==> maple <==
==> flow/design.v <==
`timescale 1ns/10ps
module mm_gcd (
    clock,
    reset,
    a,
    b,
    c,
    start,
    finished
);
input clock;
input reset;
input [31:0] a;
input [31:0] b;
output [31:0] c;
reg [31:0] c;
input start;
output finished;
reg finished;
reg [31:0] y;
reg [31:0] x;
always @(posedge clock) begin: MM_GCD_RTL
    if (reset == 0) begin
        y <= 0;
        x <= 0;
        finished <= 1;
        c <= 0;
    end
    else begin
        if (start) begin
            finished <= 1'b0;
            x <= a;
            y <= b;
        end
        else begin
            if ((y == 0)) begin
                finished <= 1'b1;
                c <= x;
            end
            else if ((x > y)) begin
                x <= (x - y);
            end
            else begin
                y <= (y - x);
            end
        end
    end
end
endmodule
==> flow/run.sh <==
#!/bin/bash
# the make line also repeats each setting of config.mk as NAME=value (left out here)
make -C /OpenROAD-flow-scripts/flow DESIGN_CONFIG=/design/flow/config.mk WORK_HOME=/design/flow/orfs CLKGATE_MAP_FILE= finish
==> flow/config.mk <==
export PLATFORM = sky130hd
export DESIGN_NAME = mm_gcd
export DESIGN_NICKNAME = mm_gcd
export VERILOG_FILES = /design/flow/design.v
export SDC_FILE = /design/flow/constraint.sdc
export NUM_CORES = 4
export LEC_CHECK = 0
export CAP_MARGIN = 35
export CORE_ASPECT_RATIO = 0.5
export CORE_MARGIN = 8
export CORE_UTILIZATION = 40
export CTS_CLUSTER_DIAMETER = 296
export CTS_CLUSTER_SIZE = 98
export HOLD_SLACK_MARGIN = -0.09
export MAX_ROUTING_LAYER = met4
export PLACE_DENSITY = 0.39
export SLEW_MARGIN = 20
export TNS_END_PERCENT = 5
==> flow/constraint.sdc <==
create_clock -name core_clock -period 5.0 [get_ports {clock}]
set_input_delay 1.0000 -clock core_clock [delete_from_list [all_inputs] [get_ports {clock}]]
set_output_delay 1.0000 -clock core_clock [all_outputs]
set_load 0.01 [all_outputs]
==> juniper (differences from maple) <==
Settings changed: CAP_MARGIN 35 to 20, CORE_ASPECT_RATIO 0.5 to default, CORE_MARGIN 8 to 2, CTS_CLUSTER_DIAMETER 296 to default, CTS_CLUSTER_SIZE 98 to default, HOLD_SLACK_MARGIN -0.09 to default, MAX_ROUTING_LAYER met4 to default, PLACE_DENSITY 0.39 to default, TNS_END_PERCENT 5 to default.
==> flow/constraint.sdc (replaced) <==
create_clock -name core_clock -period 3.8 [get_ports {clock}]
set_input_delay 0.7600 -clock core_clock [delete_from_list [all_inputs] [get_ports {clock}]]
set_output_delay 0.7600 -clock core_clock [all_outputs]
set_load 0.01 [all_outputs]
==> yarrow (differences from maple) <==
Settings changed: CAP_MARGIN 35 to 20, CORE_ASPECT_RATIO 0.5 to default, CORE_MARGIN 8 to 2, MAX_ROUTING_LAYER met4 to default, TNS_END_PERCENT 5 to default.
==> comparison <==
Sequential cell count is the same in yarrow and juniper.
Cell count, highest first: maple, juniper, yarrow.
Die area: yarrow is smaller than maple (about 16%).
The lowest critical path depth belongs to yarrow, the highest to juniper.
The lowest utilization belongs to yarrow, the highest to juniper.
Maximum frequency: yarrow is smaller than juniper (11%).
Between yarrow and juniper, the lower wire length is in juniper (gap about 2.6%, measured against juniper).
In maple the via count is larger than in yarrow, by about 0.8%.
yarrow completed without violations. maple finished with timing, DRC and antenna clean. juniper produced a clean layout.
==> figures <==
Worst Min Path Start: maple c[4]; juniper c[6]; yarrow c[5]
Worst setup slack after placement: maple 1190 ps; juniper 456 ps; yarrow 1240 ps
Number of stages on the worst setup path: maple 12; juniper 13; yarrow 11
Fin util: maple 0.490; juniper 0.491; yarrow 0.480
Weighted congestion reported at the end of routability-driven placement: maple 0.920; juniper 0.959; yarrow 0.924
Outcome: maple no timing/DRC/antenna violations; juniper no timing/DRC/antenna violations; yarrow no timing/DRC/antenna violations
Ratio of routed vias to standard cells: maple 5.72; juniper 5.81; yarrow 5.80
Core box area: maple 18500 µm²; juniper 18700 µm²; yarrow 18700 µm²
Delay of the slowest cell on the worst path: maple 900 ps; juniper 460 ps; yarrow 590 ps
Pin count of the biggest net entering global routing: maple 59; juniper 51; yarrow 58
Min cycle time layout: maple 3900 ps; juniper 3390 ps; yarrow 3820 ps
Final std cells w/o fill: maple 1323; juniper 1319; yarrow 1293
Required time at the endpoint of the critical path: maple 5280 ps; juniper 4110 ps; yarrow 5310 ps
Met1 routing resource usage after global routing: maple 0.323; juniper 0.333; yarrow 0.347
Half-perimeter wire length after placement: maple 22500 µm; juniper 21000 µm; yarrow 21400 µm

* * *

==> inputs of v3 <==
RTL: the design.v shown in full above, as it stands there.
clock: 2.17 ns
lec_check: 0
abc_area: 1
cap_margin: 0
core_margin: 2
core_utilization: 72
cts_cluster_diameter: 232
cts_cluster_size: 72
place_density: 0.65
setup_slack_margin: -0.17
slew_margin: 20
run.sh (not shown) runs the stock make flow with config.mk's settings and CLKGATE_MAP_FILE=.
==> inputs of v34, as changes to v3 <==
==> flow/config.mk (replaced) <==
export PLATFORM = sky130hd
export DESIGN_NAME = mm_gcd
export DESIGN_NICKNAME = mm_gcd
export VERILOG_FILES = /design/flow/design.v
export SDC_FILE = /design/flow/constraint.sdc
export NUM_CORES = 4
export LEC_CHECK = 0
export CAP_MARGIN = 20
export CORE_MARGIN = 2
export CORE_UTILIZATION = 58
export SETUP_SLACK_MARGIN = 1.03
export SLEW_MARGIN = 20
==> flow/constraint.sdc (replaced) <==
create_clock -name core_clock -period 3.6 [get_ports {clock}]
set_input_delay 0.7200 -clock core_clock [delete_from_list [all_inputs] [get_ports {clock}]]
set_output_delay 0.7200 -clock core_clock [all_outputs]
set_load 0.01 [all_outputs]
==> inputs of v22, as changes to v3 <==
==> flow/config.mk (replaced) <==
export PLATFORM = sky130hd
export DESIGN_NAME = mm_gcd
export DESIGN_NICKNAME = mm_gcd
export VERILOG_FILES = /design/flow/design.v
export SDC_FILE = /design/flow/constraint.sdc
export NUM_CORES = 4
export LEC_CHECK = 0
export CAP_MARGIN = 20
export CORE_MARGIN = 2
export CORE_UTILIZATION = 57
export SLEW_MARGIN = 20
==> flow/constraint.sdc (replaced) <==
create_clock -name core_clock -period 3.8 [get_ports {clock}]
set_input_delay 0.7600 -clock core_clock [delete_from_list [all_inputs] [get_ports {clock}]]
set_output_delay 0.7600 -clock core_clock [all_outputs]
set_load 0.01 [all_outputs]
==> results <==
| quantity | v22 | v3 | v34 |
|---|---|---|---|
| Area of the core | 0.0131 mm^2 | 0.0116 mm^2 | 0.0127 mm^2 |
| Critical path arrival | 3.69 ns | - | 3.52 ns |
| Worst skew pair latency | 0.37 ns | - | 0.38 ns |
| Layout non-clock buf frac | 13.8% | - | 19.7% |
| Cell area after technology mapping | 0.00763 mm^2 | 0.00863 mm^2 | 0.00763 mm^2 |
| Number of inserted diodes | 0 | - | 0 |
| Outcome | complete, no violations | stopped before the end | complete, no violations |
| Stage where the flow stopped | - | global routing | - |
| Cell type of the slowest stage on the worst timing path | ha_1 | - | dfxtp_1 |
| Top fanout value on the critical path | 19 | - | 9 |
| Gate count after technology mapping | 997 | 1509 | 997 |
| Biggest cell delay along the critical path | 0.55 ns | - | 0.45 ns |
| DP Wirelength | 20000 um | 23700 um | 20700 um |
| Layout sequential cell count | 97 | - | 97 |
| Synth Area in Simple Gates | 17.2% | 37.9% | 17.2% |
| Fin area | 0.00907 mm^2 | - | 0.0114 mm^2 |
| Multi-input combinational area share | 55.9% | - | 55.4% |
| Avg Vias per Cell | 6.15 | - | 7.18 |
| Routed length on met2 | 11800 um | - | 15900 um |
| Critical path launch point | y[22]$_SDFFE_PN0P_ | - | y[9]$_SDFFE_PN0P_ |
| Number of warning messages in the logs | 59 | - | 62 |
| Total via count in the routed design | 7745 | - | 9685 |
| Final period utilization | 90.2% | - | 91.6% |
| Area added between synthesis and finish | 18.9% | - | 49.7% |
